==> flow/design.v <==
`timescale 1ns / 1ps
module HalfAdder(
    input a,  
    input b,  
    output f,  
    output carryOut  
    );
    xor(f, a, b);
    and(carryOut, a, b);
endmodule
`timescale 1ns / 1ps
module FullAdder(
    input a,
    input b,
    input carryIn,
    output sum,
    output carryOut
    );
    wire ha1Sum, ha1CarryOut, ha2CarryOut;
    HalfAdder halfAdder1(a, b, ha1Sum, ha1CarryOut);
    HalfAdder halfAdder2(ha1Sum, carryIn, sum, ha2CarryOut);
    or(carryOut, ha1CarryOut, ha2CarryOut);
endmodule
`timescale 1ns / 1ps
module MultiAnd16(
    input [15:0] a,
    input b,
    output [15:0] c
    );
    and(c[0], a[0], b);
    and(c[1], a[1], b);
    and(c[2], a[2], b);
    and(c[3], a[3], b);
    and(c[4], a[4], b);
    and(c[5], a[5], b);
    and(c[6], a[6], b);
    and(c[7], a[7], b);
    and(c[8], a[8], b);
    and(c[9], a[9], b);
    and(c[10], a[10], b);
    and(c[11], a[11], b);
    and(c[12], a[12], b);
    and(c[13], a[13], b);
    and(c[14], a[14], b);
    and(c[15], a[15], b);
endmodule
`timescale 1ns / 1ps
module MultiAdd15(
    input [14:0] a,
    input [14:0] b,
    input [14:0] carryIn,
    output [14:0] sum,
    output [14:0] carryOut
    );
    FullAdder fa0(a[0], b[0], carryIn[0], sum[0], carryOut[0]);  
    FullAdder fa1(a[1], b[1], carryIn[1], sum[1], carryOut[1]);
    FullAdder fa2(a[2], b[2], carryIn[2], sum[2], carryOut[2]);
    FullAdder fa3(a[3], b[3], carryIn[3], sum[3], carryOut[3]);
    FullAdder fa4(a[4], b[4], carryIn[4], sum[4], carryOut[4]);
    FullAdder fa5(a[5], b[5], carryIn[5], sum[5], carryOut[5]);
    FullAdder fa6(a[6], b[6], carryIn[6], sum[6], carryOut[6]);
    FullAdder fa7(a[7], b[7], carryIn[7], sum[7], carryOut[7]);
    FullAdder fa8(a[8], b[8], carryIn[8], sum[8], carryOut[8]);
    FullAdder fa9(a[9], b[9], carryIn[9], sum[9], carryOut[9]);
    FullAdder fa10(a[10], b[10], carryIn[10], sum[10], carryOut[10]);
    FullAdder fa11(a[11], b[11], carryIn[11], sum[11], carryOut[11]);
    FullAdder fa12(a[12], b[12], carryIn[12], sum[12], carryOut[12]);
    FullAdder fa13(a[13], b[13], carryIn[13], sum[13], carryOut[13]);
    FullAdder fa14(a[14], b[14], carryIn[14], sum[14], carryOut[14]);
endmodule
`timescale 1ns / 1ps
module ArrayMultiplier(
    input [15:0] a,
    input [15:0] b,
    output [31:0] f
    );
    wire [15:0] tmpAnd [0:15];
    wire [14:0] tmpSum [0:14];
    wire [14:0] tmpCarry [0:15];
    MultiAnd16 and0(a, b[0], tmpAnd[0]);
    MultiAnd16 and1(a, b[1], tmpAnd[1]);
    MultiAnd16 and2(a, b[2], tmpAnd[2]);
    MultiAnd16 and3(a, b[3], tmpAnd[3]);
    MultiAnd16 and4(a, b[4], tmpAnd[4]);
    MultiAnd16 and5(a, b[5], tmpAnd[5]);
    MultiAnd16 and6(a, b[6], tmpAnd[6]);
    MultiAnd16 and7(a, b[7], tmpAnd[7]);
    MultiAnd16 and8(a, b[8], tmpAnd[8]);
    MultiAnd16 and9(a, b[9], tmpAnd[9]);
    MultiAnd16 and10(a, b[10], tmpAnd[10]);
    MultiAnd16 and11(a, b[11], tmpAnd[11]);
    MultiAnd16 and12(a, b[12], tmpAnd[12]);
    MultiAnd16 and13(a, b[13], tmpAnd[13]);
    MultiAnd16 and14(a, b[14], tmpAnd[14]);
    MultiAnd16 and15(a, b[15], tmpAnd[15]);
    MultiAdd15 add0(tmpAnd[0][15:1], tmpAnd[1][14:0], 15'd0, tmpSum[0], tmpCarry[0]);
    MultiAdd15 add1({tmpAnd[1][15], tmpSum[0][14:1]}, tmpAnd[2][14:0], tmpCarry[0], tmpSum[1], tmpCarry[1]);
    MultiAdd15 add2({tmpAnd[2][15], tmpSum[1][14:1]}, tmpAnd[3][14:0], tmpCarry[1], tmpSum[2], tmpCarry[2]);
    MultiAdd15 add3({tmpAnd[3][15], tmpSum[2][14:1]}, tmpAnd[4][14:0], tmpCarry[2], tmpSum[3], tmpCarry[3]);
    MultiAdd15 add4({tmpAnd[4][15], tmpSum[3][14:1]}, tmpAnd[5][14:0], tmpCarry[3], tmpSum[4], tmpCarry[4]);
    MultiAdd15 add5({tmpAnd[5][15], tmpSum[4][14:1]}, tmpAnd[6][14:0], tmpCarry[4], tmpSum[5], tmpCarry[5]);
    MultiAdd15 add6({tmpAnd[6][15], tmpSum[5][14:1]}, tmpAnd[7][14:0], tmpCarry[5], tmpSum[6], tmpCarry[6]);
    MultiAdd15 add7({tmpAnd[7][15], tmpSum[6][14:1]}, tmpAnd[8][14:0], tmpCarry[6], tmpSum[7], tmpCarry[7]);
    MultiAdd15 add8({tmpAnd[8][15], tmpSum[7][14:1]}, tmpAnd[9][14:0], tmpCarry[7], tmpSum[8], tmpCarry[8]);
    MultiAdd15 add9({tmpAnd[9][15], tmpSum[8][14:1]}, tmpAnd[10][14:0], tmpCarry[8], tmpSum[9], tmpCarry[9]);
    MultiAdd15 add10({tmpAnd[10][15], tmpSum[9][14:1]}, tmpAnd[11][14:0], tmpCarry[9], tmpSum[10], tmpCarry[10]);
    MultiAdd15 add11({tmpAnd[11][15], tmpSum[10][14:1]}, tmpAnd[12][14:0], tmpCarry[10], tmpSum[11], tmpCarry[11]);
    MultiAdd15 add12({tmpAnd[12][15], tmpSum[11][14:1]}, tmpAnd[13][14:0], tmpCarry[11], tmpSum[12], tmpCarry[12]);
    MultiAdd15 add13({tmpAnd[13][15], tmpSum[12][14:1]}, tmpAnd[14][14:0], tmpCarry[12], tmpSum[13], tmpCarry[13]);
    MultiAdd15 add14({tmpAnd[14][15], tmpSum[13][14:1]}, tmpAnd[15][14:0], tmpCarry[13], tmpSum[14], tmpCarry[14]);
    FullAdder add15(tmpSum[14][1], tmpCarry[14][0], 1'b0, f[16], tmpCarry[15][0]);
    FullAdder add16(tmpSum[14][2], tmpCarry[14][1], tmpCarry[15][0], f[17], tmpCarry[15][1]);
    FullAdder add17(tmpSum[14][3], tmpCarry[14][2], tmpCarry[15][1], f[18], tmpCarry[15][2]);
    FullAdder add18(tmpSum[14][4], tmpCarry[14][3], tmpCarry[15][2], f[19], tmpCarry[15][3]);
    FullAdder add19(tmpSum[14][5], tmpCarry[14][4], tmpCarry[15][3], f[20], tmpCarry[15][4]);
    FullAdder add20(tmpSum[14][6], tmpCarry[14][5], tmpCarry[15][4], f[21], tmpCarry[15][5]);
    FullAdder add21(tmpSum[14][7], tmpCarry[14][6], tmpCarry[15][5], f[22], tmpCarry[15][6]);
    FullAdder add22(tmpSum[14][8], tmpCarry[14][7], tmpCarry[15][6], f[23], tmpCarry[15][7]);
    FullAdder add23(tmpSum[14][9], tmpCarry[14][8], tmpCarry[15][7], f[24], tmpCarry[15][8]);
    FullAdder add24(tmpSum[14][10], tmpCarry[14][9], tmpCarry[15][8], f[25], tmpCarry[15][9]);
    FullAdder add25(tmpSum[14][11], tmpCarry[14][10], tmpCarry[15][9], f[26], tmpCarry[15][10]);
    FullAdder add26(tmpSum[14][12], tmpCarry[14][11], tmpCarry[15][10], f[27], tmpCarry[15][11]);
    FullAdder add27(tmpSum[14][13], tmpCarry[14][12], tmpCarry[15][11], f[28], tmpCarry[15][12]);
    FullAdder add28(tmpSum[14][14], tmpCarry[14][13], tmpCarry[15][12], f[29], tmpCarry[15][13]);
    FullAdder add29(tmpAnd[15][15], tmpCarry[14][14], tmpCarry[15][13], f[30], f[31]);
    assign f[0] = tmpAnd[0][0];
    assign f[1] = tmpSum[0][0];
    assign f[2] = tmpSum[1][0];
    assign f[3] = tmpSum[2][0];
    assign f[4] = tmpSum[3][0];
    assign f[5] = tmpSum[4][0];
    assign f[6] = tmpSum[5][0];
    assign f[7] = tmpSum[6][0];
    assign f[8] = tmpSum[7][0];
    assign f[9] = tmpSum[8][0];
    assign f[10] = tmpSum[9][0];
    assign f[11] = tmpSum[10][0];
    assign f[12] = tmpSum[11][0];
    assign f[13] = tmpSum[12][0];
    assign f[14] = tmpSum[13][0];
    assign f[15] = tmpSum[14][0];
endmodule
`timescale 1ns / 1ps
module RippleAdder8(
    input [7:0] a,
    input [7:0] b,
    input carryIn,
    output [7:0] sum,
    output carryOut
    );
    wire tmpCarry [0:6];
    FullAdder fa0(a[0], b[0], carryIn, sum[0], tmpCarry[0]);  
    FullAdder fa1(a[1], b[1], tmpCarry[0], sum[1], tmpCarry[1]);
    FullAdder fa2(a[2], b[2], tmpCarry[1], sum[2], tmpCarry[2]);
    FullAdder fa3(a[3], b[3], tmpCarry[2], sum[3], tmpCarry[3]);
    FullAdder fa4(a[4], b[4], tmpCarry[3], sum[4], tmpCarry[4]);
    FullAdder fa5(a[5], b[5], tmpCarry[4], sum[5], tmpCarry[5]);
    FullAdder fa6(a[6], b[6], tmpCarry[5], sum[6], tmpCarry[6]);
    FullAdder fa7(a[7], b[7], tmpCarry[6], sum[7], carryOut);  
endmodule
`timescale 1ns / 1ps
module Adder32(
    input [31:0] a,
    input [31:0] b,
    output [31:0] sum,
    output carryOut
    );
    wire tmpCarry [0:2];
    RippleAdder8 add0(a[7:0], b[7:0], 1'b0, sum[7:0], tmpCarry[0]);
    RippleAdder8 add1(a[15:8], b[15:8], tmpCarry[0], sum[15:8], tmpCarry[1]);
    RippleAdder8 add2(a[23:16], b[23:16], tmpCarry[1], sum[23:16], tmpCarry[2]);
    RippleAdder8 add3(a[31:24], b[31:24], tmpCarry[2], sum[31:24], carryOut);
endmodule
`timescale 1ns / 1ps
module MACRegister(
    input clk,
    input rst,
    input [1:0] opcode,
    input [15:0] a,
    input [15:0] b,
    output [31:0] dataOut
    );
    reg [31:0] register;
    assign dataOut = register;
    wire [31:0] product;
    wire [31:0] sum;
    ArrayMultiplier multiplier(a, b, product);
    Adder32 adder(register, product, sum);
    always @ (posedge clk) begin
        if (rst)
            register <= 32'd0;
        else case (opcode)
            2'd1:  
                register <= {a, b};
            2'd2:  
                register <= sum;
        endcase
    end
endmodule
==> flow/run.sh <==
#!/bin/bash
# the make line also repeats each setting of config.mk as NAME=value (left out here)
make -C /OpenROAD-flow-scripts/flow DESIGN_CONFIG=/design/flow/config.mk WORK_HOME=/design/flow/orfs CLKGATE_MAP_FILE= finish
==> flow/config.mk <==
export PLATFORM = sky130hd
export DESIGN_NAME = MACRegister
export DESIGN_NICKNAME = MACRegister
export VERILOG_FILES = /design/flow/design.v
export SDC_FILE = /design/flow/constraint.sdc
export NUM_CORES = 4
export LEC_CHECK = 0
export ABC_AREA = 0
export CAP_MARGIN = 35
export CELL_PAD_IN_SITES_GLOBAL_PLACEMENT = 0
export CORE_ASPECT_RATIO = 0.83
export CORE_MARGIN = 2
export CORE_UTILIZATION = 72
export CTS_CLUSTER_DIAMETER = 225
export CTS_CLUSTER_SIZE = 31
export HOLD_SLACK_MARGIN = -0.09
export PLACE_DENSITY = 0.41
export SETUP_SLACK_MARGIN = 2.23
export SLEW_MARGIN = 5
export TNS_END_PERCENT = 75
==> flow/constraint.sdc <==
create_clock -name core_clock -period 9.84 [get_ports {clk}]
set_input_delay 1.9680 -clock core_clock [delete_from_list [all_inputs] [get_ports {clk}]]
set_output_delay 1.9680 -clock core_clock [all_outputs]
set_load 0.01 [all_outputs]
==> flow_summary_export.csv, run 1 <==
group,metric,value,unit
grt,grt_usage,32.78,%
placed_design,io_buffers,67,
clock_network,cts_tree,"done",
grt,grt_max_degree,65,
critical_path,path_max_fanout,7,
critical_path,crit_buf_inv,5,
placed_design,hpwl,15610,um
final_layout,final_area,10750,um2
critical_path,reg2reg_slack,-2650,ps
final_layout,logic_area,7856,um2
final_timing,max_freq,64.72,MHz
routing,antenna_cells,0,
routing,firstDrtPassIters,6,
floorplan,coreArea,12410,um2
status,outcome,"failed layout checks",
floorplan,rows,37,
clock_network,clockBufferDepth,2,
yosys,ys_ff,32,
yosys,ys_sh_mux,0.2316,%
clock_network,cts_sinks,32,
critical_path,worstSetupPathType,"in -> reg",
routing,drcViolationCount,0,
clock_network,cts-root-buf,"clkbuf_16",
routing,dr.first_iter.drc_count,279,
floorplan,dieHeight,106.9,um
yosys,postSynth.asyncResetShare,0,%
run,drv_cap,0,
critical_path,crit_path_start_kind,"primary input",
clock_network,cts_inserted_buffers,5,
final_timing,layout_min_cycle_time,15450,ps
min_path,min_path_type,"reg -> reg",
final_layout,final_util,86.62,%
final_timing,worst_slew_pin_slew,644.2,ps
floorplan,ioPinCount,68,
grt,use_met2,63.94,%
final_timing,slew_viol_final,0,
min_path,min_from,"register[28]",
critical_path,worst_path_max_delay_cell,"fa_2",
yosys,logic_family,"adder cells",
critical_path,startpoint,"b[0]",
yosys,yosysSeqAreaShare,6.975,%
grt,top_usage_layer,"met2",
critical_path,slowest_delay,570,ps
critical_path,critical_path_required,10050,ps
critical_path,cp-end-kind,"flip-flop",
placed_design,place_inst,1140,
routing,via_per_inst,5.558,
final_timing,fin_skew,4.487,ps
yosys,top_area_share,55.36,%
critical_path,path_depth,39,
placed_design,place_ws,-6421,ps
critical_path,cp_common_cell,"fa_2",
min_path,min_to,"register[28]",
routing,ant_nets,0,
yosys,syn_nets,1242,
final_timing,hold_violations,0,
clock_network,clock_latency,280,ps
yosys,postSynthAreaPerCell,9.834,um2
placed_design,finalWeightedCongestion,0.8007,
clock_network,clk_pin_slew,50,ps
grt,gr-total-overflow,0,
critical_path,r2r-start,"register[0]",
clock_network,cts-hold-fix-buffers,0,
yosys,synthesis.instances,934,
final_timing,rsz0062_at_grt,"yes",
yosys,flop_cell,"dfxtp_1",
yosys,ys_types,23,
final_layout,n_fill_cell,617,
grt,met1_usage,37.50,%
status,layout.failed_checks,"setup timing",
yosys,area_leaders,"fa_1 55%, and2_1 13%, dfxtp_1 7.0%",
final_timing,setup_viol,17,
yosys,xor_share,0.09535,%
clock_network,cts.htree.levels,2,
routing,drt_wl_total,19920,um
yosys,yosys.area_share.aoi,4.454,%
critical_path,crit_family,"adder cells",
grt,grt_pass1_wl,34850,um
yosys,synthTopCellsByCount,"254 x fa_1, 192 x and2_1, 161 x inv_1",
yosys,yosysWarnings,4,
yosys,yosys_area,9185,um2
yosys,synth_top_cell_by_count,"fa_1",
yosys,yosysCellCount,934,
final_timing,finalCritPeriodShare,157.0,%
critical_path,crit_end,"register[30]",
min_path,holdPathStages,2,
grt,grt_pass1_vias,7637,
floorplan,die_w,128.0,um
placed_design,place_area,10400,um2
yosys,top_area_cell,"fa_1",
floorplan,fp_util,74.03,%
final_timing,setup_slack,-5611,ps
routing,wire_per_inst,17.26,um
yosys,synthesis.area,9185,um2
yosys,synth_simple_gate_area_share,18.76,%
final_layout,final_cell_count_no_fill,1154,
final_layout,seq_area,640.6,um2
yosys,enable_flop_cells,0,
critical_path,r2r_cells,34,
final_layout,nets,1305,
routing,vias,6414,
floorplan,chipArea,13680,um2
grt,met3_usage,3.593,%
final_layout,areaGrowthSynthToFinish,17.00,%
run,tool_warnings,31,
critical_path,arrival,15660,ps
grt,antenna_found_initial,0,
final_timing,relSlewSlack,57.05,%
yosys,adder_share,57.81,%
critical_path,timing.rr.end,"register[30]",
==> routing by layer <==
| layer | wire (um) | up-vias |
|---|---|---|
| met4 | 579 | 0 |
| met5 | 0 | - |
| met3 | 541 | 57 |
| met1 | 7567 | 3381 |
| met2 | 11230 | 160 |
| li1 | - | 2816 |
==> cell type report <==
cell class / count / area share, %
Clock inverter: 2 / 0.3260
Multi-Input combinational cell: 658 / 73.10
Sequential cell: 32 / 5.961
Timing Repair Buffer: 139 / 11.97
Clock buffer: 6 / 1.199
Inverter: 161 / 5.623
Tap cell: 156 / 1.816
==> metrics by stage <==
| stage | setup TNS [ps] | hold WS, ps |
|---|---|---|
| after floorplan | -50840 | 445.2 |
| after global placement | -63870 | 458.9 |
| after detailed placement | -66520 | 470.9 |
| after CTS | -52700 | 479.2 |
| after global routing | -56140 | 502.7 |
| final | -52600 | 479.2 |
==> what timing repair did <==
item	4_1_cts	5_1_grt
cloned	1	0
pin swaps	48	17
resized	88	8
setup buffers	5	0
endpoints found under the setup margin	24	23
==> inputs of run 2 (changes only) <==
ABC_AREA = 1   (was 0)
CAP_MARGIN = 20   (was 35)
CELL_PAD_IN_SITES_GLOBAL_PLACEMENT = default   (was 0)
CORE_ASPECT_RATIO = default   (was 0.83)
CTS_CLUSTER_DIAMETER = 373   (was 225)
CTS_CLUSTER_SIZE = 94   (was 31)
HOLD_SLACK_MARGIN = default   (was -0.09)
PLACE_DENSITY = default   (was 0.41)
SETUP_SLACK_MARGIN = 1.05   (was 2.23)
SLEW_MARGIN = 20   (was 5)
TNS_END_PERCENT = default   (was 75)
clock period = 11.4 ns   (was 9.84 ns; I/O delays follow)
==> run 2 against run 1 <==
  * Still fails the layout checks on setup timing
  * Utilization is 4.9 points lower
  * Clock-buffer cell count stayed put
  * Sequential share of layout area hardly changed
  * First-iteration DRC count is 5.0% lower
  * Non-clock buffer count is 5 lower
==> flow_summary_export.csv, run 2 <==
group,metric,value,unit
critical_path,reg2reg_slack,-990,ps
yosys,area_leaders,"fa_1 53%, inv_1 14%, nand2_1 11%",
floorplan,fp_util,73.02,%
min_path,min_to,"register[31]",
clock_network,cts_sinks,32,
placed_design,finalWeightedCongestion,0.8226,
final_timing,fin_tns_setup,-32780,ps
routing,via_per_inst,5.039,
yosys,yosysWarnings,4,
clock_network,clockBufferDepth,2,
grt,grt_pass1_wl,32500,um
final_timing,whs,530.7,ps
clock_network,clock_latency,290,ps
placed_design,place_inst,1357,
final_timing,fin_skew,6.865,ps
final_timing,layout_min_cycle_time,15720,ps
routing,drt_wl_total,18900,um
yosys,enable_flop_cells,0,
critical_path,r2r_cells,39,
routing,drcViolationCount,0,
critical_path,worstSetupPathType,"in -> reg",
grt,gr-total-overflow,0,
final_timing,hold_violations,0,
critical_path,crit_buf_inv,6,
yosys,yosys.area_share.aoi,4.995,%
clock_network,cts_tree,"done",
critical_path,slowest_delay,560,ps
final_timing,relSlewSlack,33.77,%
placed_design,place_area,10330,um2
yosys,logic_family,"adder cells",
yosys,ys_types,17,
critical_path,cp-end-kind,"flip-flop",
yosys,synth_top_cell_by_count,"inv_1",
final_timing,rsz0062_at_grt,"yes",
critical_path,startpoint,"a[13]",
final_timing,slew_viol_final,0,
floorplan,die_w,119.4,um
final_timing,finalCritPeriodShare,137.9,%
floorplan,rows,42,
yosys,flop_cell,"dfxtp_1",
critical_path,crit_path_start_kind,"primary input",
yosys,postSynthAreaPerCell,8.234,um2
routing,ant_nets,0,
yosys,synthTopCellsByCount,"358 x inv_1, 293 x nand2_1, 254 x fa_1",
final_layout,n_fill_cell,861,
grt,grt_max_degree,65,
yosys,synthesis.area,9593,um2
placed_design,place_ws,-5269,ps
floorplan,coreArea,13140,um2
min_path,holdPathStages,2,
yosys,synthesis.instances,1165,
yosys,top_area_cell,"fa_1",
yosys,yosysSeqAreaShare,6.678,%
routing,firstDrtPassIters,4,
routing,vias,6913,
critical_path,cp_common_cell,"fa_2",
critical_path,timing.rr.end,"register[31]",
clock_network,cts-root-buf,"clkbuf_16",
clock_network,cts_inserted_buffers,5,
placed_design,hpwl,15590,um
routing,dr.first_iter.drc_count,265,
yosys,top_area_share,53.01,%
floorplan,ioPinCount,68,
floorplan,dieHeight,119.4,um
critical_path,path_depth,44,
clock_network,cts-hold-fix-buffers,0,
min_path,min_path_type,"reg -> reg",
yosys,yosysCellCount,1165,
routing,wire_per_inst,13.78,um
yosys,synth_simple_gate_area_share,11.65,%
status,layout.failed_checks,"setup timing",
final_layout,nets,1502,
status,outcome,"failed layout checks",
run,drv_cap,0,
final_layout,areaGrowthSynthToFinish,11.87,%
yosys,adder_share,55.35,%
critical_path,path_max_fanout,3,
run,tool_warnings,31,
min_path,min_from,"register[31]",
final_timing,setup_slack,-4318,ps
clock_network,clk_pin_slew,60,ps
critical_path,crit_family,"adder cells",
yosys,ys_ff,32,
critical_path,arrival,15950,ps
floorplan,chipArea,14260,um2
yosys,yosys_area,9593,um2
grt,antenna_found_initial,0,
placed_design,io_buffers,67,
final_layout,final_area,10730,um2
yosys,xor_share,0,%
critical_path,crit_end,"register[31]",
final_timing,max_freq,63.62,MHz
critical_path,r2r-start,"register[0]",
grt,grt_usage,28.88,%
yosys,ys_sh_mux,0,%
final_timing,setup_viol,14,
critical_path,critical_path_required,11630,ps
yosys,syn_nets,1473,
clock_network,cts.htree.levels,2,
critical_path,worst_path_max_delay_cell,"fa_2",
final_timing,worst_slew_pin_slew,993.5,ps
yosys,postSynth.asyncResetShare,0,%
final_layout,final_cell_count_no_fill,1372,
grt,grt_pass1_vias,7365,
run 2: metrics by stage:
stage	util (%)
after floorplan	-
after global placement	78.60
after detailed placement	78.60
after CTS	81.09
after global routing	81.67
final	81.69
run 2: final cells by class:
class | count | area (um2) | share of cell area [%]
multi-input combinational | 662 | 7176 | 66.87
timing repair buffer | 134 | 1181 | 11.01
clock inverter | 2 | 35.03 | 0.3265
tap | 176 | 220.2 | 2.052
sequential | 32 | 640.6 | 5.969
antenna | 1 | 2.502 | 0.02332
clock buffer | 6 | 128.9 | 1.201
inverter | 359 | 1348 | 12.56
run 2: per-layer routing:
layer  up-vias  GRT usage [%]  wire length, um
li1       3211              -                -
met1      3546          33.87             7038
met2       116          54.20            10480
met3        40          3.017              528
met4         0          11.62              852
met5         -              0                0
run 2: what timing repair did:
action,4_1_cts,5_1_grt
pin swaps,61,28
gates resized,79,31
buffers inserted,6,0
endpoints found under the setup margin,18,17
==> inputs of run 3 (changes only) <==
ABC_AREA = default   (was 1)
CAP_MARGIN = 40   (was 20)
CTS_CLUSTER_DIAMETER = 159   (was 373)
CTS_CLUSTER_SIZE = 31   (was 94)
HOLD_SLACK_MARGIN = -0.08   (was default)
SETUP_SLACK_MARGIN = 2.07   (was 1.05)
clock period = 15.3 ns   (was 11.4 ns; I/O delays follow)
==> run 3 against run 2 <==
  * The layout still fails its checks (setup timing)
  * Clock-buffer cell count stayed put
  * Sequential share of layout area is 0.11 points higher
  * Critical path depth is 5 lower
  * Largest cell class unchanged
  * Utilization is 2.6 points higher
  * Critical path type unchanged
==> flow_summary_export.csv, run 3 <==
group,metric,value,unit
status,outcome,"failed layout checks",
status,layout.failed_checks,"setup timing",
routing,drt_wl_total,18680,um
floorplan,fp_util,73.38,%
routing,via_per_inst,5.415,
final_timing,setup_viol,5,
min_path,min_to,"register[10]",
critical_path,r2r-start,"register[0]",
placed_design,hpwl,15370,um
clock_network,cts.htree.levels,2,
critical_path,crit_end,"register[30]",
grt,grt_pass1_vias,7363,
final_timing,relSlewSlack,56.83,%
clock_network,cts-hold-fix-buffers,0,
clock_network,clock_latency,280,ps
critical_path,crit_buf_inv,5,
yosys,top_area_share,55.36,%
critical_path,arrival,16770,ps
grt,grt_pass1_wl,32580,um
placed_design,finalWeightedCongestion,0.7836,
final_timing,worst_slew_pin_slew,645.5,ps
critical_path,r2r_cells,34,
yosys,postSynth.asyncResetShare,0,%
routing,ant_nets,0,
floorplan,coreArea,12520,um2
grt,grt_max_degree,39,
yosys,enable_flop_cells,0,
critical_path,slowest_delay,560,ps
routing,dr.first_iter.drc_count,222,
yosys,ys_sh_mux,0.2316,%
run,tool_warnings,31,
yosys,synth_simple_gate_area_share,18.76,%
final_layout,seq_area,640.6,um2
final_layout,n_fill_cell,732,
min_path,holdPathStages,2,
critical_path,worst_path_max_delay_cell,"fa_2",
run,drv_cap,0,
yosys,ys_types,23,
final_layout,final_util,84.25,%
yosys,synthesis.instances,934,
critical_path,worstSetupPathType,"in -> reg",
clock_network,cts-root-buf,"clkbuf_16",
grt,antenna_found_initial,0,
critical_path,cp-end-kind,"flip-flop",
final_layout,logic_area,7818,um2
final_timing,layout_min_cycle_time,16560,ps
clock_network,cts_tree,"done",
routing,firstDrtPassIters,4,
placed_design,io_buffers,67,
floorplan,ioPinCount,68,
yosys,yosysCellCount,934,
routing,vias,6222,
clock_network,cts_inserted_buffers,5,
final_timing,setup_slack,-1259,ps
final_timing,rsz0062_at_grt,"yes",
yosys,yosys.area_share.aoi,4.454,%
yosys,synth_top_cell_by_count,"fa_1",
yosys,ys_ff,32,
critical_path,crit_path_start_kind,"primary input",
yosys,syn_nets,1242,
critical_path,path_max_fanout,5,
yosys,adder_share,57.81,%
routing,drcViolationCount,0,
final_timing,finalCritPeriodShare,108.2,%
routing,wire_per_inst,16.26,um
critical_path,critical_path_required,15510,ps
critical_path,reg2reg_slack,2690,ps
clock_network,clk_pin_slew,60,ps
final_timing,max_freq,60.39,MHz
min_path,min_from,"register[10]",
final_timing,fin_skew,5.997,ps
floorplan,chipArea,13680,um2
yosys,top_area_cell,"fa_1",
final_layout,nets,1284,
grt,grt_usage,30.94,%
yosys,yosysWarnings,4,
final_timing,fin_tns_setup,-4185,ps
final_layout,areaGrowthSynthToFinish,14.81,%
routing,antenna_cells,0,
critical_path,cp_common_cell,"fa_2",
floorplan,die_w,116.9,um
final_timing,slew_viol_final,0,
critical_path,timing.rr.end,"register[30]",
yosys,postSynthAreaPerCell,9.834,um2
min_path,min_path_type,"reg -> reg",
clock_network,cts_sinks,32,
yosys,yosysSeqAreaShare,6.975,%
yosys,synthTopCellsByCount,"254 x fa_1, 192 x and2_1, 161 x inv_1",
critical_path,startpoint,"b[0]",
clock_network,clockBufferDepth,2,
grt,gr-total-overflow,0,
floorplan,rows,41,
final_timing,hold_violations,0,
yosys,flop_cell,"dfxtp_1",
yosys,xor_share,0.09535,%
yosys,logic_family,"adder cells",
yosys,area_leaders,"fa_1 55%, and2_1 13%, dfxtp_1 7.0%",
critical_path,path_depth,39,
yosys,yosys_area,9185,um2
yosys,synthesis.area,9185,um2
floorplan,dieHeight,116.9,um
critical_path,crit_family,"adder cells",
[run 3: final cells by class]
cell class              instances  share of cell area [%]
clock buffers                   6                   1.222
inverters                     161                   5.731
clock inverters                 2                  0.3322
well taps                     172                   2.041
multi-input cells             658                   74.13
flip-flops and latches         32                   6.075
repair buffers                118                   10.47
[run 3: metal layers]
metal | track usage [%] | routed length, um | vias to the layer above
li1 | - | - | 2776
met1 | 34.75 | 6791 | 3286
met2 | 62.24 | 11000 | 121
met3 | 3.296 | 459 | 39
met4 | 7.686 | 435 | 0
met5 | 0 | 0 | -
[run 3: through the flow]
stage	worst slack [ps]	instances	area, um2	hold WS [ps]
floorplan	-1028	934	9492	445.2
global placement	-1756	1130	10190	454.2
detailed placement	-2020	1132	10240	469.3
CTS	-1292	1147	10510	477.8
global route	-1554	1149	10550	496.3
finish	-1259	1149	10550	474.2
[run 3: what timing repair did]
action	CTS	global route
buffers inserted	6	2
setup endpoints to repair	12	12
cloned	1	0
pin swaps	32	20
gates resized	52	21
==> inputs of run 4 (changes only) <==
ABC_AREA = 1   (was default)
CAP_MARGIN = 35   (was 40)
CORE_ASPECT_RATIO = 0.84   (was default)
CTS_CLUSTER_DIAMETER = 140   (was 159)
CTS_CLUSTER_SIZE = 87   (was 31)
HOLD_SLACK_MARGIN = 0.3   (was -0.08)
PLACE_DENSITY = 0.37   (was default)
SETUP_SLACK_MARGIN = default   (was 2.07)
TNS_END_PERCENT = 60   (was default)
clock period = 9.86 ns   (was 15.3 ns; I/O delays follow)
==> run 4 against run 3 <==
  * The layout still fails its checks (setup timing)
  * Worst setup slack got worse by 4200 ps
  * Flip-flop count unchanged
  * Critical path type unchanged
  * Critical endpoint unchanged
==> flow_summary_export.csv, run 4 <==
group,metric,value,unit
yosys,ys_sh_mux,0,%
yosys,flop_cell,"dfxtp_1",
floorplan,chipArea,14270,um2
status,layout.failed_checks,"setup timing",
critical_path,reg2reg_slack,-2600,ps
routing,via_per_inst,4.904,
clock_network,clk_pin_slew,50,ps
critical_path,path_max_fanout,7,
status,outcome,"failed layout checks",
min_path,min_from,"register[31]",
floorplan,ioPinCount,68,
grt,grt_max_degree,65,
critical_path,cp_common_cell,"fa_2",
placed_design,place_inst,1369,
critical_path,critical_path_required,10020,ps
grt,grt_pass1_wl,30900,um
final_layout,seq_area,640.6,um2
yosys,top_area_cell,"fa_1",
floorplan,coreArea,12980,um2
final_timing,relSlewSlack,59.98,%
final_layout,final_util,83.15,%
placed_design,finalWeightedCongestion,0.8027,
critical_path,worstSetupPathType,"in -> reg",
grt,antenna_found_initial,0,
routing,dr.first_iter.drc_count,271,
final_timing,fin_skew,3.091,ps
critical_path,crit_path_start_kind,"primary input",
yosys,logic_family,"adder cells",
final_layout,logic_area,7151,um2
final_timing,setup_viol,17,
final_layout,n_fill_cell,859,
routing,antenna_cells,0,
clock_network,clock_latency,280,ps
yosys,ys_types,17,
floorplan,fp_util,73.91,%
yosys,top_area_share,53.01,%
routing,drcViolationCount,0,
final_timing,rsz0062_at_grt,"yes",
clock_network,cts.htree.levels,2,
final_timing,worst_slew_pin_slew,600.2,ps
placed_design,place_ws,-6373,ps
clock_network,cts_inserted_buffers,5,
yosys,synthesis.area,9593,um2
clock_network,clockBufferDepth,2,
yosys,postSynthAreaPerCell,8.234,um2
routing,drt_wl_total,17750,um
critical_path,r2r-start,"register[0]",
floorplan,rows,38,
clock_network,cts_tree,"done",
critical_path,crit_family,"adder cells",
floorplan,dieHeight,109.8,um
routing,firstDrtPassIters,4,
min_path,min_path_type,"reg -> reg",
critical_path,crit_end,"register[30]",
yosys,yosys_area,9593,um2
yosys,yosys.area_share.aoi,4.995,%
placed_design,hpwl,15080,um
final_timing,whs,494.1,ps
yosys,postSynth.asyncResetShare,0,%
placed_design,io_buffers,67,
yosys,ys_ff,32,
yosys,yosysCellCount,1165,
final_layout,areaGrowthSynthToFinish,12.51,%
final_timing,hold_violations,0,
critical_path,slowest_delay,550,ps
run,tool_warnings,31,
final_timing,finalCritPeriodShare,155.4,%
critical_path,worst_path_max_delay_cell,"fa_2",
critical_path,crit_buf_inv,5,
yosys,yosysWarnings,4,
yosys,enable_flop_cells,0,
yosys,synthesis.instances,1165,
final_timing,fin_tns_setup,-50810,ps
routing,ant_nets,0,
final_timing,setup_slack,-5462,ps
critical_path,r2r_cells,35,
yosys,synthTopCellsByCount,"358 x inv_1, 293 x nand2_1, 254 x fa_1",
grt,gr-total-overflow,0,
critical_path,path_depth,40,
yosys,synth_top_cell_by_count,"inv_1",
min_path,holdPathStages,2,
critical_path,arrival,15490,ps
final_layout,final_area,10790,um2
placed_design,place_area,10440,um2
critical_path,cp-end-kind,"flip-flop",
critical_path,timing.rr.end,"register[30]",
yosys,area_leaders,"fa_1 53%, inv_1 14%, nand2_1 11%",
yosys,xor_share,0,%
yosys,syn_nets,1473,
clock_network,cts_sinks,32,
grt,grt_pass1_vias,6976,
yosys,adder_share,55.35,%
clock_network,cts-root-buf,"clkbuf_16",
final_timing,slew_viol_final,0,
final_layout,final_cell_count_no_fill,1379,
critical_path,startpoint,"b[0]",
min_path,min_to,"register[31]",
final_timing,max_freq,65.27,MHz
run,drv_cap,0,
routing,vias,6762,
final_timing,layout_min_cycle_time,15320,ps
floorplan,die_w,129.9,um
final_layout,nets,1506,
yosys,synth_simple_gate_area_share,11.65,%
routing,wire_per_inst,12.87,um
grt,grt_usage,27.64,%
yosys,yosysSeqAreaShare,6.678,%
-- run 4: area by class of cell --
cell class | count | share of cell area [%]
Clock inverter | 2 | 0.3246
Tap cell | 180 | 2.087
Sequential cell | 32 | 5.936
Multi-Input combinational cell | 662 | 66.25
Clock buffer | 6 | 1.194
Inverter | 359 | 12.49
Timing Repair Buffer | 138 | 11.72
-- run 4: per-layer routing --
layer | part of all wire [%] | up-vias | GRT usage [%]
met4 | 1.5 | 0 | 5.453
met5 | 0 | - | 0
met3 | 2.9 | 19 | 3.601
met1 | 41 | 3427 | 34.96
li1 | - | 3210 | -
met2 | 55 | 106 | 51.61
-- run 4: repair_timing --
action / CTS / global route
pin swaps: 36 / 38
buffers inserted: 2 / 0
hold buffers: 0 / 0
gates resized: 58 / 54
endpoints found under the setup margin: 18 / 18
==> inputs of run 5 (changes only) <==
ABC_AREA = default   (was 1)
CAP_MARGIN = 20   (was 35)
CORE_ASPECT_RATIO = default   (was 0.84)
CORE_UTILIZATION = 40   (was 72)
CTS_CLUSTER_DIAMETER = default   (was 140)
CTS_CLUSTER_SIZE = default   (was 87)
HOLD_SLACK_MARGIN = default   (was 0.3)
PLACE_DENSITY = default   (was 0.37)
SETUP_SLACK_MARGIN = 1.0   (was default)
TNS_END_PERCENT = default   (was 60)
clock period = 16.3 ns   (was 9.86 ns; I/O delays follow)
==> run 5 against run 4 <==
  * The layout still fails its checks (setup timing)
  * Clock skew grew 4.4 ps
  * Worst hold slack lost 18 ps
  * Non-clock buffer count shrank 27
  * Die size grew 70%
  * Synthesized cell count shrank 20%
  * Area after synthesis shrank 4.3%
  * Critical path depth shrank 1
  * First-iteration DRC count shrank 42%
==> flow_summary_export.csv, run 5 <==
group,metric,value,unit
clock_network,cts_sinks,32,
min_path,min_path_type,"reg -> reg",
yosys,yosysCellCount,934,
yosys,top_area_share,55.36,%
critical_path,path_max_fanout,5,
yosys,synth_simple_gate_area_share,18.76,%
routing,wire_per_inst,12.82,um
clock_network,clockBufferDepth,2,
clock_network,cts-root-buf,"clkbuf_16",
status,outcome,"failed layout checks",
yosys,postSynth.asyncResetShare,0,%
yosys,yosys.area_share.aoi,4.454,%
yosys,flop_cell,"dfxtp_1",
yosys,yosys_area,9185,um2
placed_design,io_buffers,67,
final_timing,hold_violations,0,
yosys,top_area_cell,"fa_1",
yosys,postSynthAreaPerCell,9.834,um2
critical_path,startpoint,"b[1]",
final_layout,areaGrowthSynthToFinish,16.92,%
critical_path,critical_path_required,16530,ps
run,drv_cap,0,
yosys,adder_share,57.81,%
routing,met1_length,6992,um
final_layout,nets,1277,
clock_network,cts_tree,"done",
yosys,yosysSeqAreaShare,6.975,%
routing,antenna_cells,0,
floorplan,die_w,155.5,um
yosys,ys_sh_mux,0.2316,%
clock_network,clk_pin_slew,60,ps
critical_path,crit_end,"register[30]",
yosys,syn_nets,1242,
critical_path,path_depth,39,
routing,ant_nets,0,
clock_network,cts.htree.levels,2,
critical_path,r2r_cells,34,
placed_design,hpwl,13980,um
critical_path,timing.rr.end,"register[30]",
final_timing,whs,475.9,ps
grt,grt_pass1_vias,6870,
floorplan,coreArea,22570,um2
min_path,min_from,"register[10]",
floorplan,fp_util,40.69,%
yosys,synth_top_cell_by_count,"fa_1",
floorplan,ioPinCount,68,
routing,via_per_inst,4.792,
run,tool_warnings,29,
critical_path,r2r-start,"register[0]",
yosys,yosysWarnings,4,
critical_path,arrival,16930,ps
status,layout.failed_checks,"setup timing",
routing,drcViolationCount,0,
critical_path,crit_family,"adder cells",
critical_path,crit_buf_inv,5,
floorplan,dieHeight,155.5,um
yosys,synthTopCellsByCount,"254 x fa_1, 192 x and2_1, 161 x inv_1",
routing,firstDrtPassIters,4,
final_timing,layout_min_cycle_time,16710,ps
final_timing,setup_slack,-409.2,ps
critical_path,worst_path_max_delay_cell,"fa_2",
final_timing,max_freq,59.85,MHz
yosys,ys_ff,32,
final_timing,rsz0062_at_grt,"yes",
routing,top_layer,"met4",
final_timing,setup_viol,3,
final_timing,worst_slew_pin_slew,664.3,ps
critical_path,reg2reg_slack,3770,ps
critical_path,slowest_delay,600,ps
clock_network,cts-hold-fix-buffers,0,
grt,grt_pass1_wl,30290,um
grt,gr-total-overflow,0,
routing,dr.first_iter.drc_count,158,
critical_path,cp-end-kind,"flip-flop",
final_timing,fin_skew,7.485,ps
yosys,enable_flop_cells,0,
clock_network,cts_inserted_buffers,5,
yosys,xor_share,0.09535,%
final_timing,relSlewSlack,55.71,%
routing,met2_length,8591,um
final_timing,finalCritPeriodShare,102.5,%
yosys,synthesis.area,9185,um2
clock_network,clock_latency,290,ps
floorplan,chipArea,24190,um2
placed_design,finalWeightedCongestion,0.7275,
final_layout,final_util,47.58,%
min_path,holdPathStages,2,
grt,grt_usage,15.05,%
min_path,min_to,"register[10]",
grt,grt_max_degree,65,
routing,wl_met3,379,um
critical_path,crit_path_start_kind,"primary input",
critical_path,cp_common_cell,"fa_2",
routing,vias,6014,
final_timing,slew_viol_final,0,
yosys,logic_family,"adder cells",
yosys,area_leaders,"fa_1 55%, and2_1 13%, dfxtp_1 7.0%",
critical_path,worstSetupPathType,"in -> reg",
routing,drt_wl_total,16090,um
yosys,synthesis.instances,934,
yosys,ys_types,23,
floorplan,rows,55,
grt,antenna_found_initial,0,
==> run 5: metal layers <==
metal	up-vias	track usage (%)
met3	9	1.583
met5	-	0
met2	73	28.95
met1	3177	18.39
li1	2755	-
met4	0	2.578
==> run 5: final cells by class <==
cell class	instances	area (um2)
Fill cell	2193	11830
Multi-Input combinational cell	658	7856
Timing Repair Buffer	111	1114
Sequential cell	32	640.6
Inverter	161	604.3
Tap cell	285	356.6
Clock buffer	5	125.1
Clock inverter	3	42.54
==> run 5: what timing repair did <==
item	4_1_cts	5_1_grt
setup buffers	7	1
pin swaps	51	33
gates resized	64	25
endpoints found under the setup margin	7	6
hold endpoints to repair	0	0
cloned	2	0
==> run 5: metrics by stage <==
step	setup WS, ps	cells	cell area (um2)	setup TNS [ps]
global route	-755.7	1255	10740	-1926
CTS	-479.1	1254	10670	-1119
floorplan	-227.5	934	9492	-446.8
global placement	-1016	1237	10320	-3102
detailed placement	-1118	1237	10320	-3457
finish	-409.2	1255	10740	-852.6
==> inputs of run 6 (changes only) <==
ABC_AREA = 1   (was default)
CELL_PAD_IN_SITES_GLOBAL_PLACEMENT = 0   (was default)
CORE_UTILIZATION = 38   (was 40)
CTS_CLUSTER_DIAMETER = 58   (was default)
CTS_CLUSTER_SIZE = 61   (was default)
GPL_ROUTABILITY_DRIVEN = 0   (was default)
GPL_TIMING_DRIVEN = 1   (was default)
HOLD_SLACK_MARGIN = 0.2   (was default)
PLACE_DENSITY = 0.79   (was default)
SETUP_SLACK_MARGIN = default   (was 1.0)
SLEW_MARGIN = 40   (was 20)
TNS_END_PERCENT = 25   (was default)
clock period = 9.81 ns   (was 16.3 ns; I/O delays follow)
==> run 6 against run 5 <==
  * Still fails the layout checks on setup timing
  * Critical path depth grew 5
  * Sequential share of layout area down 0.16 points
  * Non-clock buffer count rose by 28
==> flow_summary_export.csv, run 6 <==
group,metric,value,unit
yosys,yosysSeqAreaShare,6.678,%
yosys,flop_cell,"dfxtp_1",
final_timing,finalCritPeriodShare,157.2,%
routing,drcViolationCount,0,
critical_path,crit_buf_inv,6,
critical_path,r2r-start,"register[0]",
critical_path,reg2reg_slack,-2700,ps
min_path,min_from,"register[31]",
min_path,min_path_type,"reg -> reg",
floorplan,rows,58,
critical_path,timing.rr.end,"register[31]",
critical_path,worstSetupPathType,"in -> reg",
clock_network,cts_tree,"done",
yosys,postSynth.asyncResetShare,0,%
yosys,synthesis.instances,1165,
clock_network,cts-hold-fix-buffers,0,
routing,antenna_cells,0,
min_path,holdPathStages,2,
critical_path,cp-end-kind,"flip-flop",
critical_path,worst_path_max_delay_cell,"fa_2",
final_layout,areaGrowthSynthToFinish,14.96,%
critical_path,r2r_cells,39,
critical_path,crit_end,"register[31]",
final_timing,fin_skew,8.224,ps
final_timing,worst_slew_pin_slew,657.0,ps
grt,met3_usage,2.139,%
final_timing,rsz0062_at_grt,"yes",
final_layout,nets,1507,
grt,met1_usage,19.16,%
yosys,yosysCellCount,1165,
clock_network,clk_pin_slew,60,ps
critical_path,crit_family,"adder cells",
final_timing,setup_slack,-5609,ps
yosys,synthesis.area,9593,um2
placed_design,io_buffers,67,
run,tool_warnings,29,
floorplan,coreArea,24960,um2
yosys,syn_nets,1473,
status,outcome,"failed layout checks",
final_timing,hold_violations,0,
floorplan,dieHeight,162.9,um
routing,drt_wl_total,19280,um
grt,top_usage_layer,"met2",
final_timing,fin_tns_setup,-52750,ps
routing,firstDrtPassIters,4,
grt,grt_pass1_wl,34290,um
yosys,ys_ff,32,
clock_network,cts_sinks,32,
grt,use_met2,29.33,%
yosys,ys_sh_mux,0,%
yosys,top_area_share,53.01,%
final_timing,layout_min_cycle_time,15420,ps
floorplan,die_w,162.9,um
grt,antenna_found_initial,0,
final_timing,setup_viol,17,
routing,ant_nets,0,
status,layout.failed_checks,"setup timing",
critical_path,crit_path_start_kind,"primary input",
yosys,logic_family,"adder cells",
routing,dr.first_iter.drc_count,392,
final_timing,slew_viol_final,0,
final_timing,max_freq,64.86,MHz
yosys,postSynthAreaPerCell,8.234,um2
critical_path,path_depth,44,
yosys,synth_top_cell_by_count,"inv_1",
yosys,yosys.area_share.aoi,4.995,%
clock_network,cts.htree.levels,2,
yosys,yosys_area,9593,um2
critical_path,arrival,15640,ps
grt,grt_max_degree,65,
grt,grt_usage,15.88,%
placed_design,hpwl,16410,um
yosys,xor_share,0,%
routing,via_per_inst,4.497,
floorplan,chipArea,26530,um2
final_timing,relSlewSlack,56.20,%
grt,gr-total-overflow,0,
clock_network,clockBufferDepth,2,
critical_path,path_max_fanout,7,
critical_path,startpoint,"b[1]",
yosys,ys_types,17,
min_path,min_to,"register[31]",
yosys,top_area_cell,"fa_1",
yosys,enable_flop_cells,0,
yosys,yosysWarnings,4,
critical_path,cp_common_cell,"fa_2",
yosys,adder_share,55.35,%
yosys,synth_simple_gate_area_share,11.65,%
grt,grt_pass1_vias,7646,
critical_path,slowest_delay,570,ps
floorplan,fp_util,38.43,%
floorplan,ioPinCount,68,
clock_network,cts-root-buf,"clkbuf_16",
routing,vias,6880,
routing,wire_per_inst,12.60,um
yosys,area_leaders,"fa_1 53%, inv_1 14%, nand2_1 11%",
final_timing,whs,506.9,ps
final_layout,final_util,44.18,%
clock_network,cts_inserted_buffers,5,
yosys,synthTopCellsByCount,"358 x inv_1, 293 x nand2_1, 254 x fa_1",
run,drv_cap,0,
clock_network,clock_latency,290,ps
critical_path,critical_path_required,10040,ps
[run 6: stage by stage]
stage / instance area (um2) / instances / setup slack (ps)
2_1_floorplan: 9716 / 1165 / -5565
3_3_place_gp: 10670 / 1523 / -6285
3_5_place_dp: 10680 / 1523 / -6489
4_1_cts: 11000 / 1533 / -5715
5_1_grt: 11030 / 1530 / -5955
6_report: 11030 / 1530 / -5609
[run 6: routing by layer]
layer  routed length, um  part of all wire [%]  up-vias
li1                    -                     -     3221
met1                7615                    40     3511
met2               10480                    54      117
met3                 667                   3.5       31
met4                 514                   2.7        0
met5                   0                     0        -
[run 6: final cells by class]
| type | instances | area [um2] |
|---|---|---|
| Clock inverter | 3 | 42.54 |
| Fill cell | 2353 | 13940 |
| Tap cell | 330 | 412.9 |
| Clock buffer | 5 | 125.1 |
| Multi-Input combinational cell | 662 | 7164 |
| Timing Repair Buffer | 139 | 1292 |
| Sequential cell | 32 | 640.6 |
| Inverter | 359 | 1350 |
[run 6: what timing repair did]
action                     CTS  global route
pin swaps                   69            41
setup endpoints to repair   19            18
gates resized               80            48
buffers inserted             2             0
hold endpoints to repair     0             0
==> inputs of run 7 (changes only) <==
ABC_AREA = default   (was 1)
CAP_MARGIN = 35   (was 20)
CELL_PAD_IN_SITES_DETAIL_PLACEMENT = 1   (was default)
CELL_PAD_IN_SITES_GLOBAL_PLACEMENT = 2   (was 0)
CORE_ASPECT_RATIO = 1.11   (was default)
CORE_MARGIN = 7   (was 2)
CORE_UTILIZATION = 40   (was 38)
CTS_CLUSTER_DIAMETER = default   (was 58)
CTS_CLUSTER_SIZE = default   (was 61)
GPL_ROUTABILITY_DRIVEN = default   (was 0)
GPL_TIMING_DRIVEN = 0   (was 1)
HOLD_SLACK_MARGIN = default   (was 0.2)
MAX_ROUTING_LAYER = met4   (was default)
PLACE_DENSITY = default   (was 0.79)
PLACE_DENSITY_LB_ADDON = 0.25   (was default)
SLEW_MARGIN = 20   (was 40)
TNS_END_PERCENT = 15   (was 25)
clock period = 11.9 ns   (was 9.81 ns; I/O delays follow)
==> run 7 against run 6 <==
  * The layout still fails its checks (setup timing)
  * Worst hold slack got worse by 27 ps
  * Cell count fell by 14%
  * Routed wire length grew 16%
  * Synthesized cell count decreased by 20%
  * Non-clock buffer count rose by 21
  * Design area down 0.47%
  * Worst setup slack improved by 1600 ps
  * Area after synthesis is 4.3% lower
  * Clock-buffer cell count is 1 higher
  * Critical path type unchanged
==> flow_summary_export.csv, run 7 <==
group,metric,value,unit
min_path,holdPathStages,2,
critical_path,critical_path_required,12120,ps
run,tool_warnings,29,
yosys,ys_ff,32,
critical_path,path_depth,39,
final_layout,final_util,48.64,%
placed_design,io_buffers,65,
yosys,synthesis.instances,934,
critical_path,reg2reg_slack,-740,ps
clock_network,cts_sinks,32,
yosys,yosys.area_share.aoi,4.454,%
yosys,synth_top_cell_by_count,"fa_1",
final_timing,finalCritPeriodShare,133.4,%
critical_path,startpoint,"a[13]",
clock_network,cts-hold-fix-buffers,0,
critical_path,r2r-start,"register[0]",
critical_path,crit_path_start_kind,"primary input",
floorplan,fp_util,40.70,%
clock_network,cts_inserted_buffers,5,
status,layout.failed_checks,"setup timing",
critical_path,slowest_delay,560,ps
min_path,min_path_type,"reg -> reg",
grt,grt_pass1_wl,38110,um
final_timing,setup_slack,-3979,ps
yosys,xor_share,0.09535,%
critical_path,worst_path_max_delay_cell,"fa_2",
yosys,synth_simple_gate_area_share,18.76,%
clock_network,clk_pin_slew,60,ps
yosys,adder_share,57.81,%
final_timing,hold_violations,0,
run,drv_cap,0,
clock_network,cts-root-buf,"clkbuf_16",
grt,gr-total-overflow,0,
final_timing,fin_skew,10.17,ps
yosys,top_area_share,55.36,%
routing,vias,6360,
routing,drt_wl_total,22300,um
final_timing,slew_viol_final,0,
routing,via_per_inst,4.815,
yosys,postSynthAreaPerCell,9.834,um2
yosys,area_leaders,"fa_1 55%, and2_1 13%, dfxtp_1 7.0%",
floorplan,die_w,157.8,um
final_timing,max_freq,62.98,MHz
grt,grt_usage,18.25,%
placed_design,place_area,10520,um2
final_layout,final_area,10980,um2
floorplan,ioPinCount,68,
critical_path,arrival,16100,ps
grt,antenna_found_initial,2,
placed_design,finalWeightedCongestion,0.7750,
critical_path,cp-end-kind,"flip-flop",
grt,grt_pass1_vias,7690,
floorplan,dieHeight,173.7,um
clock_network,clock_latency,290,ps
yosys,top_area_cell,"fa_1",
yosys,yosys_area,9185,um2
final_layout,areaGrowthSynthToFinish,19.51,%
routing,wire_per_inst,16.88,um
critical_path,crit_end,"register[30]",
critical_path,timing.rr.end,"register[30]",
final_timing,relSlewSlack,48.57,%
routing,drcViolationCount,0,
yosys,yosysSeqAreaShare,6.975,%
critical_path,worstSetupPathType,"in -> reg",
critical_path,path_max_fanout,4,
final_timing,setup_viol,13,
clock_network,cts.htree.levels,2,
yosys,ys_sh_mux,0.2316,%
floorplan,chipArea,27410,um2
yosys,synthesis.area,9185,um2
final_timing,rsz0062_at_grt,"yes",
routing,dr.first_iter.drc_count,153,
yosys,logic_family,"adder cells",
final_timing,worst_slew_pin_slew,771.4,ps
critical_path,cp_common_cell,"fa_2",
clock_network,clockBufferDepth,2,
routing,firstDrtPassIters,4,
yosys,enable_flop_cells,0,
critical_path,crit_family,"adder cells",
yosys,yosysCellCount,934,
final_layout,nets,1326,
min_path,min_from,"register[10]",
grt,grt_max_degree,11,
min_path,min_to,"register[10]",
yosys,yosysWarnings,4,
yosys,syn_nets,1242,
placed_design,hpwl,19970,um
floorplan,rows,58,
yosys,flop_cell,"dfxtp_1",
final_timing,layout_min_cycle_time,15880,ps
clock_network,cts_tree,"done",
routing,ant_nets,0,
status,outcome,"failed layout checks",
yosys,ys_types,23,
critical_path,r2r_cells,34,
floorplan,coreArea,22570,um2
yosys,postSynth.asyncResetShare,0,%
yosys,synthTopCellsByCount,"254 x fa_1, 192 x and2_1, 161 x inv_1",
critical_path,crit_buf_inv,5,
==> run 7: stage by stage <==
| stage | instances | setup WS [ps] | setup TNS (ps) | hold WS [ps] |
|---|---|---|---|---|
| 6_report | 1321 | -3979 | -28330 | 480.0 |
| 5_1_grt | 1321 | -4298 | -31560 | 506.2 |
| 4_1_cts | 1319 | -4052 | -29020 | 481.4 |
| 3_5_place_dp | 1299 | -5182 | -45050 | 473.7 |
| 3_3_place_gp | 1299 | -5140 | -44500 | 462.2 |
| 2_1_floorplan | 934 | -3748 | -26700 | 445.2 |
==> run 7: routing by layer <==
| layer | up-vias | part of all wire (%) | global-route usage (%) | wire (um) |
|---|---|---|---|---|
| met1 | 3409 | 41 | 20.90 | 9219 |
| met4 | 0 | 1.8 | 3.765 | 398 |
| met2 | 67 | 54 | 33.94 | 12120 |
| met3 | 19 | 2.5 | 1.820 | 558 |
| li1 | 2865 | - | - | - |
| met5 | - | 0 | - | 0 |
==> run 7: cell type report <==
type,instances,area [um2]
clock inverters,2,35.03
clock buffers,6,128.9
multi-input cells,658,7809
plain buffers,83,631.9
diodes,2,5.005
repair buffers,77,747.0
inverters,161,604.3
well taps,300,375.4
fillers,2534,11590
flip-flops and latches,32,640.6
==> run 7: repair_timing <==
item | CTS | global route
pin swaps | 41 | 9
gates resized | 119 | 12
endpoints found under the setup margin | 15 | 14
setup buffers | 12 | 0
==> inputs of run 8 (changes only) <==
CAP_MARGIN = 20   (was 35)
CORE_ASPECT_RATIO = 1.38   (was 1.11)
CORE_MARGIN = 6   (was 7)
CORE_UTILIZATION = 54   (was 40)
CTS_CLUSTER_DIAMETER = 390   (was default)
CTS_CLUSTER_SIZE = 88   (was default)
GPL_TIMING_DRIVEN = default   (was 0)
MAX_ROUTING_LAYER = default   (was met4)
PLACE_DENSITY_LB_ADDON = 0.06   (was 0.25)
SETUP_SLACK_MARGIN = 2.54   (was default)
SLEW_MARGIN = 25   (was 20)
TNS_END_PERCENT = 75   (was 15)
clock period = 21.5 ns   (was 11.9 ns; I/O delays follow)
==> run 8 against run 7 <==
  * Now clean on timing, DRC and antenna
  * Register-to-register slack better by 9000 ps
  * Cell count shrank 15%
  * Non-clock buffer count shrank 89
  * Utilization up 11 points
  * Synthesized cell count unchanged
  * Routed wire length fell by 15%
  * Via count shrank 6.1%
  * Worst setup slack better by 7000 ps
==> flow_summary_export.csv, run 8 <==
group,metric,value,unit
final_layout,areaGrowthSynthToFinish,7.574,%
placed_design,place_ws,1172,ps
min_path,min_path_type,"reg -> reg",
final_layout,nets,1237,
yosys,top_area_share,55.36,%
critical_path,crit_buf_inv,4,
routing,firstDrtPassIters,4,
clock_network,cts_inserted_buffers,5,
floorplan,coreArea,16520,um2
yosys,yosysSeqAreaShare,6.975,%
critical_path,crit_path_start_kind,"primary input",
routing,dr.first_iter.drc_count,115,
final_timing,whs,483.0,ps
yosys,synthesis.instances,934,
floorplan,die_w,123.0,um
critical_path,reg2reg_slack,8210,ps
grt,antenna_found_initial,0,
critical_path,critical_path_required,21720,ps
yosys,adder_share,57.81,%
final_timing,fin_skew,5.242,ps
critical_path,slowest_delay,580,ps
final_timing,hold_violations,0,
final_timing,setup_slack,2986,ps
critical_path,path_depth,38,
yosys,postSynth.asyncResetShare,0,%
grt,grt_pass1_vias,7435,
critical_path,path_max_fanout,2,
grt,grt_max_degree,65,
final_timing,slew_viol_final,0,
clock_network,clock_latency,290,ps
yosys,yosysCellCount,934,
yosys,synth_top_cell_by_count,"fa_1",
clock_network,cts.htree.levels,2,
critical_path,startpoint,"a[15]",
final_timing,relSlewSlack,55.28,%
yosys,top_area_cell,"fa_1",
final_timing,fin_tns_setup,0,ps
yosys,flop_cell,"dfxtp_1",
clock_network,clockBufferDepth,2,
final_timing,worst_slew_pin_slew,670.8,ps
final_layout,final_cell_count_no_fill,1129,
critical_path,r2r_cells,34,
critical_path,cp-end-kind,"flip-flop",
final_timing,rsz0062_at_grt,"no",
yosys,ys_ff,32,
yosys,synth_simple_gate_area_share,18.76,%
clock_network,clk_pin_slew,60,ps
final_layout,n_fill_cell,1839,
yosys,yosysWarnings,4,
final_timing,layout_min_cycle_time,18510,ps
critical_path,worst_path_max_delay_cell,"fa_1",
grt,grt_pass1_wl,34140,um
final_timing,setup_viol,0,
grt,gr-total-overflow,0,
final_timing,max_freq,54.01,MHz
yosys,postSynthAreaPerCell,9.834,um2
clock_network,cts-hold-fix-buffers,0,
yosys,synthTopCellsByCount,"254 x fa_1, 192 x and2_1, 161 x inv_1",
critical_path,worstSetupPathType,"in -> reg",
min_path,holdPathStages,2,
floorplan,fp_util,55.61,%
clock_network,cts_setup_buffers,0,
final_timing,finalCritPeriodShare,86.11,%
clock_network,cts_tree,"done",
routing,ant_nets,0,
placed_design,finalWeightedCongestion,0.7711,
placed_design,hpwl,16370,um
floorplan,rows,55,
yosys,ys_types,23,
routing,antenna_cells,0,
clock_network,cts-root-buf,"clkbuf_16",
critical_path,arrival,18740,ps
placed_design,place_inst,1121,
routing,wire_per_inst,16.71,um
yosys,area_leaders,"fa_1 55%, and2_1 13%, dfxtp_1 7.0%",
min_path,min_to,"register[20]",
critical_path,crit_end,"register[30]",
critical_path,crit_family,"adder cells",
yosys,yosys.area_share.aoi,4.454,%
yosys,enable_flop_cells,0,
floorplan,ioPinCount,68,
critical_path,timing.rr.end,"register[30]",
yosys,synthesis.area,9185,um2
placed_design,io_buffers,67,
grt,grt_usage,21.17,%
yosys,ys_sh_mux,0.2316,%
critical_path,cp_common_cell,"fa_1",
floorplan,dieHeight,165.2,um
run,tool_warnings,26,
clock_network,cts_sinks,32,
run,drv_cap,0,
yosys,syn_nets,1242,
status,outcome,"no timing/DRC/antenna violations",
yosys,logic_family,"adder cells",
routing,drt_wl_total,18870,um
routing,via_per_inst,5.287,
routing,vias,5969,
yosys,xor_share,0.09535,%
yosys,yosys_area,9185,um2
floorplan,chipArea,20320,um2
critical_path,r2r-start,"register[0]",
routing,drcViolationCount,0,
min_path,min_from,"register[20]",
[run 8: through the flow]
step | instance area, um2 | util, %
3_5_place_dp | 9724 | 58.88
3_3_place_gp | 9697 | 58.71
2_1_floorplan | 9220 | -
6_report | 9881 | 59.83
4_1_cts | 9889 | 59.88
5_1_grt | 9881 | 59.83
[run 8: layer usage]
| layer | track usage, % | wire length, um | share of wire (%) | vias up |
|---|---|---|---|---|
| li1 | - | - | - | 2674 |
| met1 | 21.76 | 6572 | 35 | 3207 |
| met2 | 44.02 | 11550 | 61 | 61 |
| met3 | 2.110 | 361 | 1.9 | 27 |
| met4 | 5.640 | 390 | 2.1 | 0 |
| met5 | 0 | 0 | 0 | - |
[run 8: layout make-up]
| class | count | area, um2 | area share (%) |
|---|---|---|---|
| multi-input combinational | 658 | 7540 | 76.31 |
| inverter | 161 | 604.3 | 6.116 |
| timing repair buffer | 71 | 683.2 | 6.914 |
| tap | 199 | 249.0 | 2.520 |
| clock buffer | 6 | 128.9 | 1.304 |
| clock inverter | 2 | 35.03 | 0.3546 |
| sequential | 32 | 640.6 | 6.483 |
[run 8: what timing repair did]
| item | in CTS | in global routing |
|---|---|---|
| endpoints found under the hold margin | 0 | 0 |
| endpoints found under the setup margin | 4 | 3 |
| resized | 40 | 25 |
| pin swaps | 3 | 24 |
